==> trial 65 <==
// Integration
module Integration(input clk,
	 input rst,
	 output [31:0]mem_addr,
	 output [31:0]mem_wdata,
	 output mem_we,
	 input [31:0]mem_rdata
 );
export LEC_CHECK = 0
export CAP_MARGIN = 20
export CORE_MARGIN = 2
export CORE_UTILIZATION = 72
export CTS_CLUSTER_SIZE = 35
export SLEW_MARGIN = 20
create_clock -name core_clock -period 5.74 [get_ports {clk}]
run.sh (not shown) runs the stock make flow with config.mk's settings and CLKGATE_MAP_FILE=.
==> build 60: changes against trial 65 <==
CORE_UTILIZATION = 66   (was 72)
CTS_CLUSTER_SIZE = default   (was 35)
SETUP_SLACK_MARGIN = 1.35   (was default)
==> results <==
Build 60 completed and failed the layout checks on setup timing. Trial 65 aborted during global routing (5_1_grt) (GRT-0232).
Against trial 65, the die area of build 60 is higher by about 9%.
In synthesized area, trial 65 and build 60 do not differ.
Synthesized cell count is the same in trial 65 and build 60.
==> figures <==
item	trial 65	build 60
Clock buffer count from CTS	47	48
Chip Height	199 um	208 um
Width of the die	199 um	208 um
Post-placement setup slack	-0.497 ns	-0.334 ns
Starting utilization of the core area	0.729	0.670
Area after DPL	30600 sq um	30700 sq um
Post_cts resized	71	163
Half-perimeter wire length after placement	67300 um	62400 um
Inst Count DP	2871	2886
Placeable core region	37600 sq um	40900 sq um
Standard-cell row count	71	74
Run status	did not finish	complete, but fails checks
Failing step	global routing (5_1_grt)	-
Reasons for failing layout checks	-	setup timing
Die footprint	39600 sq um	43200 sq um
Gp weighted congestion	0.984	0.964
Postcts setup bufs	11	17

========
==> run a <==
Integration again, from the RTL that the note above started with.
==> flow/design.v (excerpt) <==
module Integration(input clk,
	 input rst,
	 output [31:0]mem_addr,
	 output [31:0]mem_wdata,
	 output mem_we,
	 input [31:0]mem_rdata
 );
 	wire [5:0]func;
	wire [31:0]signextend;
	wire [31:0]rs_data;
	wire [31:0]rt_data;
	 wire [31:0]mdr_result;
	 wire [31:0]A_out;
	  wire [31:0]B_out;
	  wire [31:0]alu_ou_result;
	   wire[3:0]alu_control;
	 wire zero;
	 wire [31:0]instruction;
	 wire [31:0]pc_out;
	 wire [31:0]jump_address;
	 wire [31:0]alu_result;
	 wire [5:0] opcode;
	 wire [4:0] rs;
	 wire [4:0] rt;
	 wire [4:0] rd;
	 wire PCWrite;
	 wire IorD;
	 wire MemWrite;
	 wire IRWrite;
	 wire ALUSrcA;
	 wire [1:0] ALUSrcB;
	 wire [1:0] ALUOp;
	 wire MemtoReg;
	 wire RegWrite;
	 wire RegDst;
	 wire PCWriteCond;
	 wire MemRead;
	 wire [1:0] PCSource;
	 wire Branch;
	assign instruction = mem_rdata;
	assign mem_addr = IorD ? alu_ou_result : pc_out;
	assign mem_wdata = B_out;
	assign mem_we = MemWrite;
PC pc (
    .clk(clk), 
    .rst(rst), 
    .jump_address(jump_address),
    .alu_ou_result(alu_ou_result),
    .alu_result(alu_result),
    .pc_source(PCSource), 
    .zero(zero),
    .pcwrite(PCWrite), 
    .pcwrite_cond(PCWriteCond),
    .pc_out(pc_out)
    );
	Instruction_reg IR (
    .instruction(instruction), 
    .IRwrite(IRWrite), 
    .clk(clk), 
    .rst(rst), 
    .opcode(opcode), 
    .func(func), 
    .jump_address(jump_address), 
    .rs(rs), 
    .rt(rt), 
    .rd(rd), 
    .signextend(signextend)
    );
	 memory_data_register mdr (
    .data_in(mem_rdata), 
    .clk(clk), 
    .rst(rst), 
    .mdr_result(mdr_result)
    );
	 controlunit control (
    .clk(clk), 
    .rst(rst), 
    .opcode(opcode), 
    .PCWrite(PCWrite), 
    .IorD(IorD), 
    .MemWrite(MemWrite), 
    .IRWrite(IRWrite), 
    .ALUSrcA(ALUSrcA), 
    .ALUSrcB(ALUSrcB), 
    .ALUOp(ALUOp), 
    .MemtoReg(MemtoReg), 
    .RegWrite(RegWrite), 
    .RegDst(RegDst), 
    .PCWriteCond(PCWriteCond), 
    .MemRead(MemRead), 
    .PCSource(PCSource), 
    .Branch(Branch)
    );
  ...
==> flow/config.mk <==
export PLATFORM = sky130hd
export DESIGN_NAME = Integration
export DESIGN_NICKNAME = Integration
export VERILOG_FILES = /design/flow/design.v
export SDC_FILE = /design/flow/constraint.sdc
export NUM_CORES = 4
export LEC_CHECK = 0
export CAP_MARGIN = 5
export CORE_MARGIN = 2
export CORE_UTILIZATION = 68
export CTS_CLUSTER_DIAMETER = 27
export CTS_CLUSTER_SIZE = 41
export MAX_ROUTING_LAYER = met4
export SETUP_SLACK_MARGIN = 1.47
export SLEW_MARGIN = 20
==> flow/constraint.sdc <==
create_clock -name core_clock -period 5.0 [get_ports {clk}]
set_input_delay 1.0000 -clock core_clock [delete_from_list [all_inputs] [get_ports {clk}]]
set_output_delay 1.0000 -clock core_clock [all_outputs]
set_load 0.01 [all_outputs]
==> inputs of run b, as changes to run a <==
CAP_MARGIN = 20   (was 5)
CORE_UTILIZATION = 65   (was 68)
CTS_CLUSTER_DIAMETER = default   (was 27)
MAX_ROUTING_LAYER = default   (was met4)
SETUP_SLACK_MARGIN = 1.59   (was 1.47)
==> flow/constraint.sdc (replaced) <==
create_clock -name core_clock -period 6.27 [get_ports {clk}]
set_input_delay 1.2540 -clock core_clock [delete_from_list [all_inputs] [get_ports {clk}]]
set_output_delay 1.2540 -clock core_clock [all_outputs]
set_load 0.01 [all_outputs]
==> inputs of run c, as changes to run a <==
CORE_MARGIN = 4   (was 2)
CORE_UTILIZATION = 40   (was 68)
CTS_CLUSTER_DIAMETER = default   (was 27)
CTS_CLUSTER_SIZE = default   (was 41)
HOLD_SLACK_MARGIN = 0.19   (was default)
MAX_ROUTING_LAYER = default   (was met4)
PLACE_DENSITY = 0.35   (was default)
SETUP_SLACK_MARGIN = default   (was 1.47)
SLEW_MARGIN = 25   (was 20)
TNS_END_PERCENT = 85   (was default)
==> flow/constraint.sdc (replaced) <==
create_clock -name core_clock -period 8.0 [get_ports {clk}]
set_input_delay 1.6000 -clock core_clock [delete_from_list [all_inputs] [get_ports {clk}]]
set_output_delay 1.6000 -clock core_clock [all_outputs]
set_load 0.01 [all_outputs]
==> qor summary <==
item	run b	run c	run a
Run status	finished clean	finished clean	aborted with a tool error
Stage where the flow stopped	-	-	global routing (5_1_grt)
Instance area after placement	29600 um2	29500 um2	31400 um2
Maximum fanout along the worst path	7	21	-
Core area	41800 um2	67500 um2	39700 um2
Row cnt	75	95	73
Routed length on met2	41900 um	43000 um	-
Fin crit share	0.893	0.891	-
Post-layout min period	5.60 ns	7.12 ns	-
Max-slew headroom	0.338	0.338	-
Critical path depth in cells	26	26	-
Number of tap cells inserted	539	873	-
Die Span X	209 um	270 um	205 um
OpenROAD warning count	36	33	-
Final ANT Viol Nets	0	0	-
End of the worst register-to-register path	pc.pc_out[17]	pc.pc_out[18]	-
Drt total wl	88600 um	93300 um	-
Start point of the worst hold path	IR.opcode[4]	IR.opcode[4]	-
Crit path launch	control.current_state[1]	control.current_state[0]	-
